==> job 552: inputs <==
==> flow/design.v <==
module fixed_point_alu (
    input clk,
    input rst,
    input [1:0] op,           
    input signed [15:0] a,    
    input signed [15:0] b,    
    output reg signed [23:0] out,   
    output reg overflow       
);
    localparam Q8_MAX_POS = 16'sh7FFF;    
    localparam Q8_MAX_NEG = 16'sh8000;    
    localparam Q16_MAX_POS = 24'sh7FFFFF;  
    localparam Q16_MAX_NEG = 24'sh800000;  
    reg signed [31:0] mul_result;   
    reg signed [23:0] add_sub_result;
    always @(posedge clk or posedge rst) begin
        if (rst) begin
            out <= 0;
            overflow <= 0;
        end else begin
            case (op)
                2'b00: begin
                    add_sub_result = a + b;
                    if ((a > 0 && b > 0 && add_sub_result < 0) || 
                        (a < 0 && b < 0 && add_sub_result > 0)) begin
                        overflow <= 1;
                        out <= (a[15] == 1) ? Q16_MAX_NEG : Q16_MAX_POS;
                    end else begin
                        overflow <= 0;
                        out <= { {8{add_sub_result[15]}}, add_sub_result };  
                    end
                end
                2'b01: begin
                    add_sub_result = a - b;
                    if ((a > 0 && b < 0 && add_sub_result < 0) || 
                        (a < 0 && b > 0 && add_sub_result > 0)) begin
                        overflow <= 1;
                        out <= (a[15] == 1) ? Q16_MAX_NEG : Q16_MAX_POS;
                    end else begin
                        overflow <= 0;
                        out <= { {8{add_sub_result[15]}}, add_sub_result };  
                    end
                end
               2'b10: begin
    mul_result = a * b;   
    if ($signed(mul_result[31:8]) > $signed(Q16_MAX_POS)) begin
        overflow <= 1;
        out <= Q16_MAX_POS;
    end else if ($signed(mul_result[31:8]) < $signed(Q16_MAX_NEG)) begin
        overflow <= 1;
        out <= Q16_MAX_NEG;
    end else begin
        overflow <= 0;
        out <= mul_result[31:8];   
    end
end
                2'b11: begin
                    if (b == 0) begin   
                        overflow <= 1;
                        out <= (a[15] == 1) ? Q16_MAX_NEG : Q16_MAX_POS;
                    end else begin
                        out <= (a << 8) / b;
                        overflow <= 0;
                    end
                end
                default: begin
                    out <= 0;
                    overflow <= 0;
                end
            endcase
        end
    end
endmodule
==> flow/run.sh <==
#!/bin/bash
# the make line also repeats each setting of config.mk as NAME=value (left out here)
make -C /OpenROAD-flow-scripts/flow DESIGN_CONFIG=/design/flow/config.mk WORK_HOME=/design/flow/orfs CLKGATE_MAP_FILE= finish
==> flow/config.mk <==
export PLATFORM = sky130hd
export DESIGN_NAME = fixed_point_alu
export DESIGN_NICKNAME = fixed_point_alu
export VERILOG_FILES = /design/flow/design.v
export SDC_FILE = /design/flow/constraint.sdc
export NUM_CORES = 4
export LEC_CHECK = 0
export ABC_AREA = 1
export CAP_MARGIN = 40
export CORE_ASPECT_RATIO = 1.84
export CORE_MARGIN = 5
export CORE_UTILIZATION = 58
export CTS_CLUSTER_SIZE = 21
export GPL_TIMING_DRIVEN = 0
export MAX_ROUTING_LAYER = met4
export MIN_ROUTING_LAYER = met1
export PLACE_DENSITY = 0.75
export SETUP_SLACK_MARGIN = 5.0
export SLEW_MARGIN = 10
export TNS_END_PERCENT = 95
==> flow/constraint.sdc <==
create_clock -name core_clock -period 97.7 [get_ports {clk}]
set_input_delay 19.5400 -clock core_clock [delete_from_list [all_inputs] [get_ports {clk}]]
set_output_delay 19.5400 -clock core_clock [all_outputs]
set_load 0.01 [all_outputs]
==> job 3464: changes against job 552 <==
==> flow/config.mk (replaced) <==
export PLATFORM = sky130hd
export DESIGN_NAME = fixed_point_alu
export DESIGN_NICKNAME = fixed_point_alu
export VERILOG_FILES = /design/flow/design.v
export SDC_FILE = /design/flow/constraint.sdc
export NUM_CORES = 4
export LEC_CHECK = 0
export CAP_MARGIN = 20
export CORE_ASPECT_RATIO = 1.26
export CORE_MARGIN = 2
export CORE_UTILIZATION = 58
export CTS_CLUSTER_SIZE = 21
export MAX_ROUTING_LAYER = met5
export PLACE_DENSITY = 0.57
export SETUP_SLACK_MARGIN = 5.0
export SLEW_MARGIN = 20
export TNS_END_PERCENT = 95
==> flow/constraint.sdc (replaced) <==
create_clock -name core_clock -period 57.9 [get_ports {clk}]
set_input_delay 11.5800 -clock core_clock [delete_from_list [all_inputs] [get_ports {clk}]]
set_output_delay 11.5800 -clock core_clock [all_outputs]
set_load 0.01 [all_outputs]
==> results <==
In job 3464 the via count is larger than in job 552, by about 30%.
Of job 552 and job 3464, job 552 has the higher worst setup slack (gap 17 ns).
Of job 552 and job 3464, job 552 has the higher sequential share of layout area (gap 0.50 points).
Of job 3464 and job 552, job 552 has the higher die area (gap about 3%, measured against job 552).
Sequential cell count is the same in job 3464 and job 552.
Between job 3464 and job 552, the lower synthesized cell count is in job 3464 (gap 8.5%, measured against job 552).

---

==> run a: inputs <==
Starts from the design.v that is shown in full above.
Settings: LEC_CHECK=0, CAP_MARGIN=5, CORE_MARGIN=2, CORE_UTILIZATION=68, CTS_CLUSTER_DIAMETER=336, CTS_CLUSTER_SIZE=33, SLEW_MARGIN=20, TNS_END_PERCENT=5; clock period 56.0 ns.
run.sh (not shown) runs the stock make flow with config.mk's settings and CLKGATE_MAP_FILE=.
==> run b (differences from run a) <==
--- a/flow/config.mk
+++ b/flow/config.mk
@@ -6,9 +6,10 @@
 export NUM_CORES = 4
 export LEC_CHECK = 0
-export CAP_MARGIN = 5
+export ABC_AREA = 1
+export CAP_MARGIN = 20
 export CORE_MARGIN = 2
 export CORE_UTILIZATION = 68
 export CTS_CLUSTER_DIAMETER = 336
 export CTS_CLUSTER_SIZE = 33
+export HOLD_SLACK_MARGIN = 0.3
 export SLEW_MARGIN = 20
-export TNS_END_PERCENT = 5
==> run c (differences from run a) <==
==> flow/config.mk (replaced) <==
export PLATFORM = sky130hd
export DESIGN_NAME = fixed_point_alu
export DESIGN_NICKNAME = fixed_point_alu
export VERILOG_FILES = /design/flow/design.v
export SDC_FILE = /design/flow/constraint.sdc
export NUM_CORES = 4
export LEC_CHECK = 0
export ABC_AREA = 1
export CAP_MARGIN = 25
export CORE_MARGIN = 2
export CORE_UTILIZATION = 40
export GPL_ROUTABILITY_DRIVEN = 1
export MAX_ROUTING_LAYER = met5
export SLEW_MARGIN = 20
==> flow/constraint.sdc (replaced) <==
create_clock -name core_clock -period 60.0 [get_ports {clk}]
set_input_delay 12.0000 -clock core_clock [delete_from_list [all_inputs] [get_ports {clk}]]
set_output_delay 12.0000 -clock core_clock [all_outputs]
set_load 0.01 [all_outputs]
==> notes <==
Run c went through all stages and came out clean. Run a did not get past 5_1_grt. Run b stopped in 4_1_cts. In synthesized area, run c and run b do not differ. Against run a, the synthesized cell count of run c is larger by about 9%. Die area, lowest first: run b, run a, run c.
==> figures <==
Result of the run: run b stopped before the end; run a stopped before the end; run c timing/DRC/antenna clean
Failing step: run b 4_1_cts; run a 5_1_grt; run c -
Number of rows in the core area: run b 76; run a 77; run c 99
Total of cells resized after clock tree synthesis: run b -; run a 110; run c 25
Top-area cell type share of the netlist area: run b 17.97%; run a 17.50%; run c 17.97%
Clock Sink Count: run b -; run a 25; run c 25
Chip area estimate from yosys synthesis: run b 29410 µm²; run a 30210 µm²; run c 29410 µm²
Clock Tree Root: run b -; run a sky130_fd_sc_hd__clkbuf_16; run c sky130_fd_sc_hd__clkbuf_16
Cts-stage hold buffer count: run b -; run a 0; run c 0
Aoi/oai-family share of the synthesized area: run b 13.37%; run a 25.40%; run c 13.37%
Height of the chip: run b 212.0 µm; run a 214.8 µm; run c 275.2 µm
Post-Synthesis Mean Instance Area: run b 6.673 µm²; run a 7.493 µm²; run c 6.673 µm²
Multiplexer share of the synthesized area: run b 0.1702%; run a 2.241%; run c 0.1702%
Number of distinct standard cells referenced by the synthesized netlist: run b 84; run a 107; run c 84
Adder-cell share of the synthesized area: run b 35.29%; run a 34.36%; run c 35.29%
Gpl congestion: run b 1.059; run a 1.124; run c 0.9983
Placed standard-cell area: run b 38390 µm²; run a 34700 µm²; run c 36290 µm²
Place WS: run b -3627 ps; run a -2778 ps; run c -1088 ps
HPWL after detailed placement: run b 91340 µm; run a 93600 µm; run c 81270 µm

---

==> inputs of v19 <==
RTL: the design.v shown in full above, as it stands there.
make LEC_CHECK=0 ABC_AREA=1 CAP_MARGIN=20 CORE_MARGIN=2 CORE_UTILIZATION=62 CTS_CLUSTER_SIZE=96 SLEW_MARGIN=20 finish   # period 34.2 ns
==> inputs of v29, as changes to v19 <==
--- a/flow/config.mk
+++ b/flow/config.mk
@@ -6,8 +6,6 @@
 export NUM_CORES = 4
 export LEC_CHECK = 0
-export ABC_AREA = 1
 export CAP_MARGIN = 20
 export CORE_MARGIN = 2
-export CORE_UTILIZATION = 62
-export CTS_CLUSTER_SIZE = 96
+export CORE_UTILIZATION = 40
 export SLEW_MARGIN = 20
==> flow/constraint.sdc (replaced) <==
create_clock -name core_clock -period 60.0 [get_ports {clk}]
set_input_delay 12.0000 -clock core_clock [delete_from_list [all_inputs] [get_ports {clk}]]
set_output_delay 12.0000 -clock core_clock [all_outputs]
set_load 0.01 [all_outputs]
==> inputs of v11, as changes to v19 <==
--- a/flow/config.mk
+++ b/flow/config.mk
@@ -6,8 +6,10 @@
 export NUM_CORES = 4
 export LEC_CHECK = 0
-export ABC_AREA = 1
+export ABC_AREA = 0
 export CAP_MARGIN = 20
 export CORE_MARGIN = 2
-export CORE_UTILIZATION = 62
-export CTS_CLUSTER_SIZE = 96
+export CORE_UTILIZATION = 72
+export CTS_CLUSTER_DIAMETER = 190
+export CTS_CLUSTER_SIZE = 24
+export SETUP_SLACK_MARGIN = 1.79
 export SLEW_MARGIN = 20
==> flow/constraint.sdc (replaced) <==
create_clock -name core_clock -period 13.1 [get_ports {clk}]
set_input_delay 2.6200 -clock core_clock [delete_from_list [all_inputs] [get_ports {clk}]]
set_output_delay 2.6200 -clock core_clock [all_outputs]
set_load 0.01 [all_outputs]
==> comparison table <==
quantity	v19	v11	v29
Run status	aborted with a tool error	aborted with a tool error	finished clean
Failing step	5_1_grt	3_5_place_dp	-
Placed Instance Area	39200 um2	-	33500 um2
Chip area in the Yosys report	29400 um2	30200 um2	30200 um2
Post-placement cell count	6077	-	5182
Post-Synth AOI/OAI Area	13.4%	25.4%	25.4%
Worst setup timing slack at the placement stage	-20.06 ns	-	-2.30 ns
Number of H-tree branching levels	1	-	1
Mapped cell area	29400 um2	30200 um2	30200 um2
Mean instance size in the synthesized netlist	6.67 um2	7.49 um2	7.49 um2
Final RePlAce weighted congestion	1.02	1.18	1.01
Core region area	46700 um2	41700 um2	74600 um2
FA/HA/MAJ Cells, Area Fraction	35.3%	34.4%	34.4%
Top-area cell share	18.0%	17.5%	17.5%
Effective utilization at floorplan	63.0%	72.5%	40.5%
Total CTS buffers	3	-	3

---

==> inputs of run Y <==
RTL: the design.v shown in full above, as it stands there.
export LEC_CHECK = 0
export CAP_MARGIN = 20
export CORE_MARGIN = 2
export CORE_UTILIZATION = 40
export SLEW_MARGIN = 20
create_clock -name core_clock -period 59.0 [get_ports {clk}]
==> inputs of run C, as changes to run Y <==
- ABC_AREA: unset -> 1
- CORE_UTILIZATION: 40 -> 71
- CTS_CLUSTER_SIZE: unset -> 100
- PLACE_DENSITY: unset -> 0.37
- TNS_END_PERCENT: unset -> 5
==> flow/constraint.sdc (replaced) <==
create_clock -name core_clock -period 34.6 [get_ports {clk}]
set_input_delay 6.9200 -clock core_clock [delete_from_list [all_inputs] [get_ports {clk}]]
set_output_delay 6.9200 -clock core_clock [all_outputs]
set_load 0.01 [all_outputs]
==> inputs of run G, as changes to run Y <==
- ABC_AREA: unset -> 0
- CORE_UTILIZATION: 40 -> 70
- CTS_CLUSTER_DIAMETER: unset -> 190
- CTS_CLUSTER_SIZE: unset -> 24
- HOLD_SLACK_MARGIN: unset -> 0.23
- SETUP_SLACK_MARGIN: unset -> 1.62
==> flow/constraint.sdc (replaced) <==
create_clock -name core_clock -period 13.1 [get_ports {clk}]
set_input_delay 2.6200 -clock core_clock [delete_from_list [all_inputs] [get_ports {clk}]]
set_output_delay 2.6200 -clock core_clock [all_outputs]
set_load 0.01 [all_outputs]
==> metrics.yaml <==
setup_ws_ns: 1.435
slowest_stage: "clkdlybuf4s50_1"
arrival_ns: 57.71
status: "complete, no violations"
dr_wl_met2_mm: 56.20
max_stage_delay_ns: 0.58
The numbers above come from run Y.

==> metrics.yaml <==
error_message: "[ERROR DPL-0038] Utilization greater than 100%, impossible to legalize"
coreArea_mm2: 0.04279
edf_count: 0
failing_step: "4_1_cts"
ys_types: 107
syn-instance-count: 4031
place.gp.congestion: 1.125
status: "stopped before the end"
fp_util_pct: 70.59
The numbers above come from run G.

==> metrics.yaml <==
synthesis.area_mm2: 0.02941
status: "stopped before the end"
synthAoiAreaFrac_pct: 13.37
failing_step: "4_1_cts"
error_message: "[ERROR DPL-0033] detailed placement checks failed during check placement."
ys.flop_type: "dfrtp_1"
place.gp.congestion: 1.053
syn_avg_cell_area_um2: 6.673
The numbers above come from run C.


---

==> inputs of build 7 <==
// fixed_point_alu: RTL as listed in full above, without the edits since
Settings: LEC_CHECK=0, ABC_AREA=1, CAP_MARGIN=20, CORE_MARGIN=2, CORE_UTILIZATION=71, MAX_ROUTING_LAYER=met4, PLACE_DENSITY_LB_ADDON=0.2, SETUP_SLACK_MARGIN=2.15, SLEW_MARGIN=20, TNS_END_PERCENT=5; clock period 56.0 ns.
==> build 13: changes against build 7 <==
ABC_AREA = default   (was 1)
CORE_UTILIZATION = 70   (was 71)
CTS_CLUSTER_DIAMETER = 343   (was default)
CTS_CLUSTER_SIZE = 33   (was default)
PLACE_DENSITY_LB_ADDON = default   (was 0.2)
==> trial 46: changes against build 7 <==
CORE_UTILIZATION = 68   (was 71)
CTS_CLUSTER_SIZE = 98   (was default)
MAX_ROUTING_LAYER = default   (was met4)
PLACE_DENSITY_LB_ADDON = default   (was 0.2)
SETUP_SLACK_MARGIN = default   (was 2.15)
TNS_END_PERCENT = default   (was 5)
==> flow/constraint.sdc (replaced) <==
create_clock -name core_clock -period 78.6 [get_ports {clk}]
set_input_delay 15.7200 -clock core_clock [delete_from_list [all_inputs] [get_ports {clk}]]
set_output_delay 15.7200 -clock core_clock [all_outputs]
set_load 0.01 [all_outputs]
==> trial 80: changes against build 7 <==
ABC_AREA = default   (was 1)
CORE_UTILIZATION = 19   (was 71)
MAX_ROUTING_LAYER = default   (was met4)
PLACE_DENSITY_LB_ADDON = default   (was 0.2)
SETUP_SLACK_MARGIN = default   (was 2.15)
TNS_END_PERCENT = default   (was 5)
==> flow/constraint.sdc (replaced) <==
create_clock -name core_clock -period 59.0 [get_ports {clk}]
set_input_delay 11.8000 -clock core_clock [delete_from_list [all_inputs] [get_ports {clk}]]
set_output_delay 11.8000 -clock core_clock [all_outputs]
set_load 0.01 [all_outputs]
==> job_summary.md <==
### Metrics collected by this job

| Metric | Value |
|---|---|
| Full die area | 44800 µm² |
| Gp weighted congestion | 1.18 |
| Placed inst area | 33900 µm² |
| Err | [ERROR GRT-0232] Routing congestion too high. Check the congestion heatmap in the GUI. |
| Yosys synthesis chip area | 30200 µm² |
| Xor-xnor portion of the synthesized cell area | 0.0811 |
| Detailed placement HPWL | 91.5 mm |
| Synth unique cells | 107 |
| DIE WIDTH | 212 µm |
| Area fraction in compound gates | 0.254 |
| Top-area cell share | 0.175 |
| Fail Step | global routing (5_1_grt) |
| Die H | 212 µm |
| MUX share of area | 0.0224 |
| Post-Syn Area | 30200 µm² |
| # Cells Yosys | 4031 |
| Status | stopped before the end |
Source of the figures above: build 13

==> job_summary.md <==
### Metrics collected by this job

| Metric | Value |
|---|---|
| Xor-xnor portion of the synthesized cell area | 0.0811 |
| Yosys synthesis chip area | 30200 µm² |
| Placed inst area | 35400 µm² |
| Post-Syn Area | 30200 µm² |
| DIE WIDTH | 403 µm |
| Top-area cell share | 0.175 |
| Synth unique cells | 107 |
| Die H | 403 µm |
| MUX share of area | 0.0224 |
| Gp weighted congestion | 0.982 |
| Full die area | 162000 µm² |
| Status | complete, no violations |
| Area fraction in compound gates | 0.254 |
| Uppermost routed layer | met5 |
Source of the figures above: trial 80

==> job_summary.md <==
### Metrics collected by this job

| Metric | Value |
|---|---|
| Yosys synthesis chip area | 29400 µm² |
| Detailed placement HPWL | 68.3 mm |
| Placed inst area | 30400 µm² |
| Post-Syn Area | 29400 µm² |
| Area fraction in compound gates | 0.134 |
| MUX share of area | 0.00170 |
| Die H | 212 µm |
| Xor-xnor portion of the synthesized cell area | 0.0673 |
| Status | complete, no violations |
| Synth unique cells | 84 |
| Top-area cell share | 0.180 |
| Full die area | 44900 µm² |
| DIE WIDTH | 212 µm |
Source of the figures above: trial 46

==> job_summary.md <==
### Metrics collected by this job

| Metric | Value |
|---|---|
| Fail Step | clock tree synthesis (4_1_cts) |
| Err | [ERROR DPL-0038] Utilization greater than 100%, impossible to legalize |
| Post-Syn Area | 29400 µm² |
| Status | stopped before the end |
| Yosys synthesis chip area | 29400 µm² |
| Area fraction in compound gates | 0.134 |
| Gp weighted congestion | 1.15 |
| # Cells Yosys | 4407 |
| MUX share of area | 0.00170 |
| Top-area cell share | 0.180 |
| Die H | 208 µm |
Source of the figures above: build 7

